## violet
Design top_level, start of the top module:
module top_level
#(parameter WIDTH = 8)
(
	input clk, rst, init, finish, ack,
	input [WIDTH-1:0]
		ori_0,
		ori_1,
		ori_2,
		ori_3,
		ori_4,
		ori_5,
		ori_6,
		ori_7,
		ori_8,
		ori_9,
		ori_10,
		ori_11,
		ori_12,
		ori_13,
		ori_14,
		ori_15,
		ori_16,
		ori_17,
		ori_18,
		ori_19,
		ori_20,
		ori_21,
		ori_22,
		ori_23,
		ori_24,
		ori_25,
		ori_26,
		ori_27,
		ori_28,
		ori_29,
		ori_30,
		ori_31,
		can_0,
		can_1,
		can_2,
		can_3,
		can_4,
		can_5,
		can_6,
		can_7,
		can_8,
		can_9,
		can_10,
		can_11,
		can_12,
		can_13,
		can_14,
		can_15,
		can_16,
		can_17,
		can_18,
		can_19,
		can_20,
		can_21,
		can_22,
		can_23,
		can_24,
		can_25,
		can_26,
		can_27,
		can_28,
		can_29,
		can_30,
		can_31,
	output done,
	output [WIDTH+4:0] out_sad
	);
Settings: LEC_CHECK=0, CAP_MARGIN=20, CORE_ASPECT_RATIO=1.25, CORE_MARGIN=7, CORE_UTILIZATION=40, SETUP_SLACK_MARGIN=0.12, SLEW_MARGIN=20; clock period 5.8 ns.
run.sh (not shown) runs the stock make flow with config.mk's settings and CLKGATE_MAP_FILE=.
violet reached the final stage; the timing, DRC and antenna checks on its layout passed.
--- input diff violet..fjord ---
--- a/flow/config.mk
+++ b/flow/config.mk
@@ -9,4 +9,3 @@
-export CORE_ASPECT_RATIO = 1.25
-export CORE_MARGIN = 7
-export CORE_UTILIZATION = 40
-export SETUP_SLACK_MARGIN = 0.12
+export CORE_MARGIN = 2
+export CORE_UTILIZATION = 72
+export PLACE_DENSITY = 0.66
==> flow/constraint.sdc <==
create_clock -name core_clock -period 5.2 [get_ports {clk}]
set_input_delay 1.0400 -clock core_clock [delete_from_list [all_inputs] [get_ports {clk}]]
set_output_delay 1.0400 -clock core_clock [all_outputs]
set_load 0.01 [all_outputs]
--- outcome ---
violet and fjord: one clean run, violet; the rest did not finish clean. Comparing violet against fjord, there is no change at all in number of primary I/O pins. On fjord: global routing met3 resource utilization is 2.8 points higher than what violet gave. Setup fix buffers added after clock tree synthesis: fjord > violet.
## Diff of input files: juniper against fjord
--- a/flow/config.mk
+++ b/flow/config.mk
@@ -8,0 +9 @@
+export CORE_ASPECT_RATIO = 1.06
@@ -10,2 +11 @@
-export CORE_UTILIZATION = 72
-export PLACE_DENSITY = 0.66
+export CORE_UTILIZATION = 33
==> flow/constraint.sdc <==
create_clock -name core_clock -period 5.58 [get_ports {clk}]
set_input_delay 1.1160 -clock core_clock [delete_from_list [all_inputs] [get_ports {clk}]]
set_output_delay 1.1160 -clock core_clock [all_outputs]
set_load 0.01 [all_outputs]
What the final checks of fjord revealed, after a flow that finished every stage, was a layout that fails on negative setup slack. The flow did not stop early for juniper: all stages ran, and the layout cleared the timing, DRC and antenna checks. Per the comparison of juniper with fjord, final critical-path setup slack now sits higher; number of setup buffers added after CTS now sits lower; wire length of the first global-routing pass now sits higher; met2 layer usage reported by global route now sits lower; wire length now sits higher. In the flow results for fjord and juniper, the insertion delay of the later-clocked pin in the worst-skew pair is smaller on fjord. Compared with fjord, juniper shows total number of vias lower by about 6.5%. Compared with fjord, in juniper final area went up by about 1%, post-synthesis to final-layout area growth went up by 1.2 points, fraction of standard cell area in multi-input logic went down by 1.8 points. The hold slack in juniper sits 0.0035 ns above the value recorded for fjord.
## Diff of input files: onyx against juniper
--- a/flow/config.mk
+++ b/flow/config.mk
@@ -9 +8,0 @@
-export CORE_ASPECT_RATIO = 1.06
@@ -11 +10 @@
-export CORE_UTILIZATION = 33
+export CORE_UTILIZATION = 40
==> flow/constraint.sdc <==
create_clock -name core_clock -period 5.8 [get_ports {clk}]
set_input_delay 1.1600 -clock core_clock [delete_from_list [all_inputs] [get_ports {clk}]]
set_output_delay 1.1600 -clock core_clock [all_outputs]
set_load 0.01 [all_outputs]
- [onyx vs juniper] antenna diode count: lower in onyx
- Diff juniper -> onyx: number of antenna violations at the first check in global routing lower; layout net count moved down; clock-buffer cell count +about 6%; setup slack of the critical path after layout +0.062 ns; via count fell 254.
Modified inputs, xenon compared to onyx
==> flow/constraint.sdc <==
create_clock -name core_clock -period 8.25 [get_ports {clk}]
set_input_delay 1.6500 -clock core_clock [delete_from_list [all_inputs] [get_ports {clk}]]
set_output_delay 1.6500 -clock core_clock [all_outputs]
set_load 0.01 [all_outputs]
Findings:
- xenon: no failed stages, no open violations at the end
- Design area of onyx is on par with xenon.
- Higher number of global-route vias before repair goes to xenon over onyx.
- Total stage count of the critical path: xenon vs onyx up about 5%

* * *

== harbor ==
top_level again, from the RTL that the note above started with.
Settings: LEC_CHECK=0, ABC_AREA=0, CAP_MARGIN=20, CORE_MARGIN=2, CORE_UTILIZATION=72, CTS_CLUSTER_DIAMETER=256, CTS_CLUSTER_SIZE=45, PLACE_DENSITY=0.35, SETUP_SLACK_MARGIN=1.24, SLEW_MARGIN=20; clock period 4.32 ns.
harbor: aborted in 5_1_grt (tool error)
Setup changes, harbor to maple
-- flow/config.mk --
<<< harbor, line 8
export ABC_AREA = 0
export CAP_MARGIN = 20
>>> maple, line 8
export CAP_MARGIN = 0
<<< harbor, line 12
export CTS_CLUSTER_DIAMETER = 256
export CTS_CLUSTER_SIZE = 45
export PLACE_DENSITY = 0.35
export SETUP_SLACK_MARGIN = 1.24
>>> maple, line 11
export PLACE_DENSITY = 0.66
export SETUP_SLACK_MARGIN = 0.64
==> flow/constraint.sdc <==
create_clock -name core_clock -period 5.2 [get_ports {clk}]
set_input_delay 1.0400 -clock core_clock [delete_from_list [all_inputs] [get_ports {clk}]]
set_output_delay 1.0400 -clock core_clock [all_outputs]
set_load 0.01 [all_outputs]
### Flow results
- maple against harbor: core box area was more or less identical; synthesized net count was more or less identical; Yosys chip area was more or less identical; number of levels the H-tree was split into went up by 2.
- From harbor to maple, chip area did not move at all.
- Ran to the end and failed final checks on setup timing: maple.
- harbor | ERROR | 5_1_grt
#### Input delta (garnet over maple)
-- flow/config.mk --
<<< maple, line 8
export CAP_MARGIN = 0
>>> garnet, line 8
export CAP_MARGIN = 5
<<< maple, line 11
export PLACE_DENSITY = 0.66
export SETUP_SLACK_MARGIN = 0.64
>>> garnet, line 11
export MAX_ROUTING_LAYER = met4
export PLACE_DENSITY = 0.64
export SETUP_SLACK_MARGIN = 1.47
==> flow/constraint.sdc <==
create_clock -name core_clock -period 5.27 [get_ports {clk}]
set_input_delay 1.0540 -clock core_clock [delete_from_list [all_inputs] [get_ports {clk}]]
set_output_delay 1.0540 -clock core_clock [all_outputs]
set_load 0.01 [all_outputs]
Findings:
Compared with maple, in garnet total of cells resized after clock tree synthesis now smaller; estimated wirelength of the detail-placed design lower; pre-CTS setup slack moved up; post-synthesis mux area share closely matched the old numbers; number of standard-cell rows in the floorplan roughly the same. Between maple and garnet, the number of buffers added for setup after CTS is higher for garnet. garnet did not finish; the tool stopped in 5_1_grt with error ODB-0269. The number of placed instances, taps included of garnet and that of maple are within noise of each other. Delta (garnet minus maple): cell count after synthesis stayed essentially flat, number of buffers added by the clock tree synthesis step went up.
Edits applied to the flow inputs when going from garnet to amber:
-- flow/config.mk --
<<< garnet, line 11
export MAX_ROUTING_LAYER = met4
>>> amber, line 11
### Flow results
Completing all stages was not enough for amber: its layout failed the final checks because of setup timing.
Post-place setup slack, garnet and amber: lower on amber
Comparing garnet and amber, the lower buffer count from post-CTS setup fixing was measured on amber.
Note that the number of gates given a new drive strength after cts recorded for garnet amounts to 1.4 times the value seen in amber.
Detailed placer's ending HPWL of amber exceeds that of garnet slightly.
When the final numbers for garnet and amber were put side by side, the number of buffers created by CTS turned out to be smaller in amber.
Re total standard cell area after synthesis: no difference whatsoever between garnet and amber.
Number of cells after detailed placement of amber is on par with garnet.
Modified inputs, nickel compared to amber
-- flow/config.mk --
<<< amber, line 8
>>> nickel, line 8
export ABC_AREA = 1
<<< amber, line 11
export PLACE_DENSITY = 0.64
export SETUP_SLACK_MARGIN = 1.47
>>> nickel, line 12
export CTS_CLUSTER_DIAMETER = 284
export PLACE_DENSITY = 0.65
export SETUP_SLACK_MARGIN = -0.28
==> flow/constraint.sdc <==
create_clock -name core_clock -period 3.02 [get_ports {clk}]
set_input_delay 0.6040 -clock core_clock [delete_from_list [all_inputs] [get_ports {clk}]]
set_output_delay 0.6040 -clock core_clock [all_outputs]
set_load 0.01 [all_outputs]
Results
FAIL nickel @ 4_1_cts: tool exited with error. Compare amber and nickel | portion of the post-synthesis area used by sequential elements higher: amber. Compare amber and nickel | synthesized net count higher: nickel. Distinct cell type count of the synthesized netlist delta for nickel relative to amber: 40 lower. Compared amber against nickel; starting density of the core within noise. Number of synthesized flops with an enable pin delta (nickel -> amber): insignificant. Die area in nickel is 0.0057 sq mm above amber. Number of cells in Yosys stat (lower): amber. nickel falls short of amber in area of the core.
Relative to nickel, the following input files were edited for yarrow:
-- flow/config.mk --
<<< nickel, line 8
export ABC_AREA = 1
export CAP_MARGIN = 5
>>> yarrow, line 8
export CAP_MARGIN = 20
<<< nickel, line 11
export CORE_UTILIZATION = 72
export CTS_CLUSTER_DIAMETER = 284
export PLACE_DENSITY = 0.65
export SETUP_SLACK_MARGIN = -0.28
>>> yarrow, line 10
export CORE_UTILIZATION = 37
==> flow/constraint.sdc <==
create_clock -name core_clock -period 7.91 [get_ports {clk}]
set_input_delay 1.5820 -clock core_clock [delete_from_list [all_inputs] [get_ports {clk}]]
set_output_delay 1.5820 -clock core_clock [all_outputs]
set_load 0.01 [all_outputs]
### Flow results
- yarrow: done, clean on timing, DRC and antenna
- In the reports for yarrow and nickel, the smaller number of distinct library cells after synthesis belongs to nickel.
- Higher synthesized area divided by synthesized cell count was reported by yarrow, not nickel.
- Higher cell area after synthesis among yarrow and nickel: nickel
- [compare] base=nickel new=yarrow: area fraction in compound gates after synthesis saw an increase; area fraction in full adders, half adders and majority gates picked up an extra 1.7 points.
